==> inputs of build 87 <==
==> flow/design.v (excerpt) <==
module HW3_FPMUL_754SP(Clk, Rst, St, FPmplier, FPmcand, Done, Ovf, Unf, FPproduct);
clock: 8.5 ns
lec_check: 0
cap_margin: 20
core_margin: 2
core_utilization: 70
cts_cluster_size: 39
place_density: 0.71
setup_slack_margin: -0.74
slew_margin: 20
tns_end_percent: 5
run.sh (not shown) runs the stock make flow with config.mk's settings and CLKGATE_MAP_FILE=.
==> build 28: changes against build 87 <==
- CORE_UTILIZATION: 70 -> 72
- CTS_CLUSTER_SIZE: 39 -> not set
- PLACE_DENSITY: 0.71 -> not set
- PLACE_DENSITY_LB_ADDON: not set -> 0.2
- SETUP_SLACK_MARGIN: -0.74 -> -0.09
- TNS_END_PERCENT: 5 -> not set
==> flow/constraint.sdc (replaced) <==
create_clock -name core_clock -period 8.46 [get_ports {Clk}]
set_input_delay 1.6920 -clock core_clock [delete_from_list [all_inputs] [get_ports {Clk}]]
set_output_delay 1.6920 -clock core_clock [all_outputs]
set_load 0.01 [all_outputs]
==> results <==
| quantity | build 87 | build 28 |
|---|---|---|
| Run status | finished with violations | finished with violations |
| Violated checks | negative setup slack | negative setup slack |
| Diode count | 1 | 2 |
| Aggregate global-route resource usage | 42.3% | 49.3% |
| Nets | 3382 | 3449 |
| Pre-Repair DR Iteration Count | 6 | 14 |
| Hold path startpoint | F[13] | F[9] |
| DPL Wire Length | 55800 µm | 58300 µm |
| Finished layout cell area | 25600 µm² | 27000 µm² |
| Final worst clock skew | 0.00601 ns | 0.0154 ns |
| Endpoint of the worst hold-timing path | FPproduct[13] | FPproduct[9] |
| Required @ worst endpoint | 8.59 ns | 8.55 ns |
| Row Count | 64 | 63 |
| Die ar. | 32500 µm² | 31600 µm² |
| Headroom to the max-slew limit | 41.6% | 23.1% |
| Met2 usage in global routing | 71.5% | 78.8% |
| WL met3 | 6220 µm | 13100 µm |
| Iteration-0 DRC count of the detailed router | 1406 | 2960 |
| First-pass GRT wire length | 104000 µm | 114000 µm |
| PostCTS Resize Cnt | 0 | 119 |
| Met1 Use GR | 49.9% | 55.6% |
| Sum Neg Setup Slack | -9.62 ns | -9.12 ns |
| Routed vias/inst | 5.82 | 6.58 |
| Repair and plain buffers | 385 | 451 |

========
==> inputs of v4 <==
==> flow/design.v <==
module HW3_FPMUL_754SP(Clk, Rst, St, FPmplier, FPmcand, Done, Ovf, Unf, FPproduct);
	input Clk, Rst, St;
	input [31:0] FPmplier, FPmcand;
	output reg [31:0] FPproduct;
	output reg Ovf, Unf, Done;
	wire [47:0] mult_out;
	wire [8:0] expo_out;		 
	reg [22:0] F;
	reg [8:0] E, E_biased;
	reg S;
	reg [1:0] state;
	assign mult_out = ({1'b1, FPmplier[22:0]}) * ({1'b1, FPmcand[22:0]});
	assign expo_out = (FPmplier[30:23] - 8'd127) + (FPmcand[30:23] - 8'd127);
	always @ (posedge Clk)	begin
		Done <= 1'b0;
		Ovf <= 1'b0;
		Unf <= 1'b0;
		if(Rst == 1'b1) begin
			state <= 2'b00;
		end
		else
		case(state)
			0: begin
				if(St == 1'b0)
					state <= 2'b00;
				else
					state <= 2'b01;
			end
			1: begin
				state <= 2'b10;
				S <= FPmplier[31] ^ FPmcand[31];
				if(FPmplier == 32'b0 || FPmcand == 32'b0) begin
					E <= 9'b0;
					E_biased <= 9'b0;
					F <= mult_out[45:23];
				end
				else if(mult_out[47] == 1'b1) begin
					E <= expo_out + 9'b1;
					E_biased <= expo_out + 9'd128;
					F <= mult_out[46:24];
				end
				else begin
					E <= expo_out;
					E_biased <= expo_out + 9'd127;
					F <= mult_out[45:23];
				end
			end
			2: begin
				state <= 2'b0;
				Done <= 1'b1;
				if(E_biased > 8'b11111110)
					Ovf <= 1'b1;
				if(E_biased < 8'b00000001)
					Unf <= 1'b1;
				FPproduct <= {S, E_biased[7:0], F};
			end
			default: begin
				if(St == 1'b0)
					state <= 2'b00;
				else
					state <= 2'b01;
			end
		endcase
	end
endmodule
==> flow/run.sh <==
#!/bin/bash
# the make line also repeats each setting of config.mk as NAME=value (left out here)
make -C /OpenROAD-flow-scripts/flow DESIGN_CONFIG=/design/flow/config.mk WORK_HOME=/design/flow/orfs CLKGATE_MAP_FILE= finish
==> flow/config.mk <==
export PLATFORM = sky130hd
export DESIGN_NAME = HW3_FPMUL_754SP
export DESIGN_NICKNAME = HW3_FPMUL_754SP
export VERILOG_FILES = /design/flow/design.v
export SDC_FILE = /design/flow/constraint.sdc
export NUM_CORES = 4
export LEC_CHECK = 0
export ABC_AREA = 1
export CAP_MARGIN = 20
export CELL_PAD_IN_SITES_DETAIL_PLACEMENT = 0
export CELL_PAD_IN_SITES_GLOBAL_PLACEMENT = 2
export CORE_ASPECT_RATIO = 1.12
export CORE_MARGIN = 2
export CORE_UTILIZATION = 58
export CTS_CLUSTER_DIAMETER = 170
export GPL_ROUTABILITY_DRIVEN = 0
export GPL_TIMING_DRIVEN = 0
export HOLD_SLACK_MARGIN = 0.04
export MIN_ROUTING_LAYER = met2
export PLACE_DENSITY = 0.59
export SLEW_MARGIN = 5
==> flow/constraint.sdc <==
create_clock -name core_clock -period 8.6 [get_ports {Clk}]
set_input_delay 1.7200 -clock core_clock [delete_from_list [all_inputs] [get_ports {Clk}]]
set_output_delay 1.7200 -clock core_clock [all_outputs]
set_load 0.01 [all_outputs]
==> v32 (differences from v4) <==
Settings changed: ABC_AREA 1 to default, CELL_PAD_IN_SITES_DETAIL_PLACEMENT 0 to default, CELL_PAD_IN_SITES_GLOBAL_PLACEMENT 2 to default, CORE_ASPECT_RATIO 1.12 to default, CORE_UTILIZATION 58 to 57, CTS_CLUSTER_DIAMETER 170 to default, GPL_ROUTABILITY_DRIVEN 0 to default, GPL_TIMING_DRIVEN 0 to default, HOLD_SLACK_MARGIN 0.04 to default, MIN_ROUTING_LAYER met2 to default, PLACE_DENSITY 0.59 to default, SETUP_SLACK_MARGIN from default to 1.97, SLEW_MARGIN 5 to 20.
==> flow/constraint.sdc (replaced) <==
create_clock -name core_clock -period 7.48 [get_ports {Clk}]
set_input_delay 1.4960 -clock core_clock [delete_from_list [all_inputs] [get_ports {Clk}]]
set_output_delay 1.4960 -clock core_clock [all_outputs]
set_load 0.01 [all_outputs]
==> summary of the runs <==
- v4 aborted during global placement without I/O. v32 finished but failed the layout checks on negative setup slack.
- Of v4 and v32, v4 has the higher die size (gap 5.6%, measured against v32).
- In v32 the synthesized cell count is lower than in v4, by 23%.
- Between v4 and v32, the lower synthesized area is in v32 (gap 7.6%, measured against v32).

========
==> exp/umber <==
RTL: the design.v shown in full above, as it stands there.
clock: 8.6 ns
lec_check: 0
abc_area: 1
cap_margin: 20
core_margin: 2
core_utilization: 72
cts_cluster_diameter: 237
cts_cluster_size: 85
place_density_lb_addon: 0.2
slew_margin: 20
==> inputs of exp/onyx, as changes to exp/umber <==
==> flow/config.mk (replaced) <==
export PLATFORM = sky130hd
export DESIGN_NAME = HW3_FPMUL_754SP
export DESIGN_NICKNAME = HW3_FPMUL_754SP
export VERILOG_FILES = /design/flow/design.v
export SDC_FILE = /design/flow/constraint.sdc
export NUM_CORES = 4
export LEC_CHECK = 0
export CAP_MARGIN = 20
export CORE_MARGIN = 2
export CORE_UTILIZATION = 69
export SLEW_MARGIN = 20
==> flow/constraint.sdc (replaced) <==
create_clock -name core_clock -period 8.51 [get_ports {Clk}]
set_input_delay 1.7020 -clock core_clock [delete_from_list [all_inputs] [get_ports {Clk}]]
set_output_delay 1.7020 -clock core_clock [all_outputs]
set_load 0.01 [all_outputs]
==> inputs of exp/harbor, as changes to exp/umber <==
==> flow/config.mk (replaced) <==
export PLATFORM = sky130hd
export DESIGN_NAME = HW3_FPMUL_754SP
export DESIGN_NICKNAME = HW3_FPMUL_754SP
export VERILOG_FILES = /design/flow/design.v
export SDC_FILE = /design/flow/constraint.sdc
export NUM_CORES = 4
export LEC_CHECK = 0
export ABC_AREA = 0
export CAP_MARGIN = 20
export CORE_MARGIN = 2
export CORE_UTILIZATION = 64
export CTS_CLUSTER_DIAMETER = 96
export GPL_ROUTABILITY_DRIVEN = 0
export GPL_TIMING_DRIVEN = 0
export PLACE_DENSITY_LB_ADDON = 0.23
export SLEW_MARGIN = 20
export TNS_END_PERCENT = 30
==> flow/constraint.sdc (replaced) <==
create_clock -name core_clock -period 4.75 [get_ports {Clk}]
set_input_delay 0.9500 -clock core_clock [delete_from_list [all_inputs] [get_ports {Clk}]]
set_output_delay 0.9500 -clock core_clock [all_outputs]
set_load 0.01 [all_outputs]
==> results <==
item	exp/onyx	exp/harbor	exp/umber
Post-route core utilization	86.9%	82.9%	80.4%
Number of design-rule violations left by the first detailed-router iteration	1690	3203	1705
Aggregate negative setup slack	-727 ps	-95780 ps	0 ps
Chip footprint	0.0330 mm²	0.0355 mm²	0.0340 mm²
Run status	failed layout checks	failed layout checks	finished clean
Layout check failures	setup timing	setup timing	-
Required arrival time at the worst endpoint	8600 ps	4840 ps	8820 ps
Critical hold path startpoint	F[1]	F[10]	F[14]
Global-route wire length before repair	105000 µm	119000 µm	107000 µm
Initial core utilization	69.5%	64.9%	72.5%
Non-clock buffering overhead	16.0%	15.8%	8.20%
Worst clock skew on the final layout	10.1 ps	9.39 ps	9.35 ps
Area fraction of the dominant cell type after synthesis	44.4%	44.4%	41.2%
CP max stage delay	590 ps	810 ps	600 ps
Total routed wirelength	69700 µm	85600 µm	64600 µm
Reg2Reg Depth	1	4	4
Number of buffers and inverters on the critical path	8	8	7

========
==> inputs of 05-03 <==
// HW3_FPMUL_754SP: RTL as listed in full above, without the edits since
clock: 9.23 ns
lec_check: 0
abc_area: 1
cap_margin: 20
core_margin: 2
core_utilization: 59
slew_margin: 20
==> 09-28 (differences from 05-03) <==
--- a/flow/config.mk
+++ b/flow/config.mk
@@ -5,8 +5,8 @@
 export SDC_FILE = /design/flow/constraint.sdc
 export NUM_CORES = 4
 export LEC_CHECK = 0
-export ABC_AREA = 1
 export CAP_MARGIN = 20
 export CORE_MARGIN = 2
-export CORE_UTILIZATION = 59
+export CORE_UTILIZATION = 65
+export CTS_CLUSTER_SIZE = 37
 export SLEW_MARGIN = 20
==> flow/constraint.sdc (replaced) <==
create_clock -name core_clock -period 7.7 [get_ports {Clk}]
set_input_delay 1.5400 -clock core_clock [delete_from_list [all_inputs] [get_ports {Clk}]]
set_output_delay 1.5400 -clock core_clock [all_outputs]
set_load 0.01 [all_outputs]
==> 11-06 (differences from 05-03) <==
--- a/flow/config.mk
+++ b/flow/config.mk
@@ -5,8 +5,12 @@
 export SDC_FILE = /design/flow/constraint.sdc
 export NUM_CORES = 4
 export LEC_CHECK = 0
-export ABC_AREA = 1
 export CAP_MARGIN = 20
+export CORE_ASPECT_RATIO = 0.94
 export CORE_MARGIN = 2
-export CORE_UTILIZATION = 59
+export CORE_UTILIZATION = 40
+export CTS_CLUSTER_DIAMETER = 292
+export CTS_CLUSTER_SIZE = 47
+export PLACE_DENSITY_LB_ADDON = 0.0
+export SETUP_SLACK_MARGIN = -0.26
 export SLEW_MARGIN = 20
==> flow/constraint.sdc (replaced) <==
create_clock -name core_clock -period 8.6 [get_ports {Clk}]
set_input_delay 1.7200 -clock core_clock [delete_from_list [all_inputs] [get_ports {Clk}]]
set_output_delay 1.7200 -clock core_clock [all_outputs]
set_load 0.01 [all_outputs]
==> comparison <==
- 05-03 ran to the end with no violations. 09-28 reached the layout checks and failed them: negative setup slack. 11-06 completed, yet does not pass: negative setup slack.
- The lowest register-to-register slack belongs to 09-28, the highest to 05-03.
- Hold slack: 11-06 < 09-28 < 05-03.
- The lowest final cell count belongs to 09-28, the highest to 05-03.
- In sequential cell count, 05-03 and 09-28 do not differ.
